== v13 ==
## mat_mul
module mat_mul #
	(
        parameter integer DIM_LOG = 2,     
        parameter integer DIM = 2**DIM_LOG,
        parameter integer SIZE = DIM*DIM,
        parameter integer SIZE_LOG = 2*DIM_LOG,
        parameter integer DATA_WIDTH = 32
    )
    (
		input wire  s00_axi_aclk,
		input wire  s00_axi_aresetn,
		output wire  s00_axis_tready,
		input wire [DATA_WIDTH-1 : 0] s00_axis_tdata,
		input wire  s00_axis_tlast,
        input wire  s00_axis_tvalid,
		output wire  m00_axis_tvalid,
        output wire [DATA_WIDTH-1 : 0] m00_axis_tdata,
        output wire [(DATA_WIDTH/8)-1 : 0] m00_axis_tstrb,
        output wire  m00_axis_tlast,
        input wire  m00_axis_tready,
        input wire sel,
        input wire start
    );
make LEC_CHECK=0 ABC_AREA=1 CAP_MARGIN=20 CORE_ASPECT_RATIO=1.46 CORE_MARGIN=2 CORE_UTILIZATION=72 CTS_CLUSTER_SIZE=10 PLACE_DENSITY=0.6 SETUP_SLACK_MARGIN=1.09 SLEW_MARGIN=20 finish   # period 4.8 ns
run.sh (not shown) runs the stock make flow with config.mk's settings and CLKGATE_MAP_FILE=.
Final checks on v13, whose flow otherwise completed, came back failing, citing setup timing.
Input-level comparison between v42 and v13:
# v13
export LEC_CHECK = 0
export ABC_AREA = 1
export CAP_MARGIN = 20
export CORE_ASPECT_RATIO = 1.46
export CORE_MARGIN = 2
export CORE_UTILIZATION = 72
export CTS_CLUSTER_SIZE = 10
export PLACE_DENSITY = 0.6
export SETUP_SLACK_MARGIN = 1.09
export SLEW_MARGIN = 20
create_clock -name core_clock -period 4.8 [get_ports {s00_axi_aclk}]
# v42
export LEC_CHECK = 0
export ABC_AREA = 1
export CAP_MARGIN = 20
export CORE_ASPECT_RATIO = 1.35
export CORE_MARGIN = 2
export CORE_UTILIZATION = 72
export CTS_CLUSTER_DIAMETER = 66
export PLACE_DENSITY = 0.6
export SLEW_MARGIN = 0
create_clock -name core_clock -period 4.8 [get_ports {s00_axi_aclk}]
- v13 and v42: no clean run
- Status v13: flow complete, layout not clean - setup timing
- Termination of the worst setup path: mem_R[12][29] -> v42, mem_R[5][27] -> v13
- Going from v13 to v42, clock buffer instance count of the final layout fell by about 17%, final cell count rose by 57, count of vias placed by the detailed router stayed essentially flat.
- v42 vs v13: number of post-CTS setup repair buffers down by more than a quarter
- [v42] register-to-register slack rose 0.07 ns relative to v13
Relative to v42, the following input files were edited for v34:
# v42
export LEC_CHECK = 0
export ABC_AREA = 1
export CAP_MARGIN = 20
export CORE_ASPECT_RATIO = 1.35
export CORE_MARGIN = 2
export CORE_UTILIZATION = 72
export CTS_CLUSTER_DIAMETER = 66
export PLACE_DENSITY = 0.6
export SLEW_MARGIN = 0
create_clock -name core_clock -period 4.8 [get_ports {s00_axi_aclk}]
# v34
export LEC_CHECK = 0
export ABC_AREA = 1
export CAP_MARGIN = 20
export CORE_MARGIN = 2
export CORE_UTILIZATION = 72
export CTS_CLUSTER_DIAMETER = 66
export PLACE_DENSITY = 0.6
export SLEW_MARGIN = 20
create_clock -name core_clock -period 5.51 [get_ports {s00_axi_aclk}]
==> comparison <==
- v34 had finished all stages when the layout checks came back failing, citing setup timing.
- Although v42 finished all stages, its layout failed final checks on setup timing.
- Delta (v34 minus v42): fraction of area in registers now sits higher; floorplan die width +16%; total detailed-routing wirelength rose about 1.5%; post-layout utilization of the core saw a decrease.
- Compared with v42, in v34 number of tap cells added at floorplan down 1.2%, synthesized cell count flat, clock skew down 0.020 ns.
- Non-clock buffer count, v34 vs v42: down by more than 10%
- | final routed wire length divided by cell count | higher: v34 |
- The met3 wirelength from detailed routing of v34 is higher than that of v42.
## Diff of input files: v1 against v34
# v34
export LEC_CHECK = 0
export ABC_AREA = 1
export CAP_MARGIN = 20
export CORE_MARGIN = 2
export CORE_UTILIZATION = 72
export CTS_CLUSTER_DIAMETER = 66
export PLACE_DENSITY = 0.6
export SLEW_MARGIN = 20
create_clock -name core_clock -period 5.51 [get_ports {s00_axi_aclk}]
# v1
export LEC_CHECK = 0
export ABC_AREA = 1
export CAP_MARGIN = 20
export CORE_MARGIN = 2
export CORE_UTILIZATION = 70
export CTS_CLUSTER_SIZE = 93
export PLACE_DENSITY = 0.6
export SLEW_MARGIN = 20
create_clock -name core_clock -period 6.05 [get_ports {s00_axi_aclk}]
Findings:
- v1 completed end to end; final checks failed (setup timing).
- [compare] base=v34 new=v1: count of fill cells added during filler insertion saw an increase.
- | critical path depth | higher: v34 |
- Count of cells along the worst register-to-register path sits lower in v1 than in v34.
- Compared v1 against v34; timing-limited maximum frequency within noise.
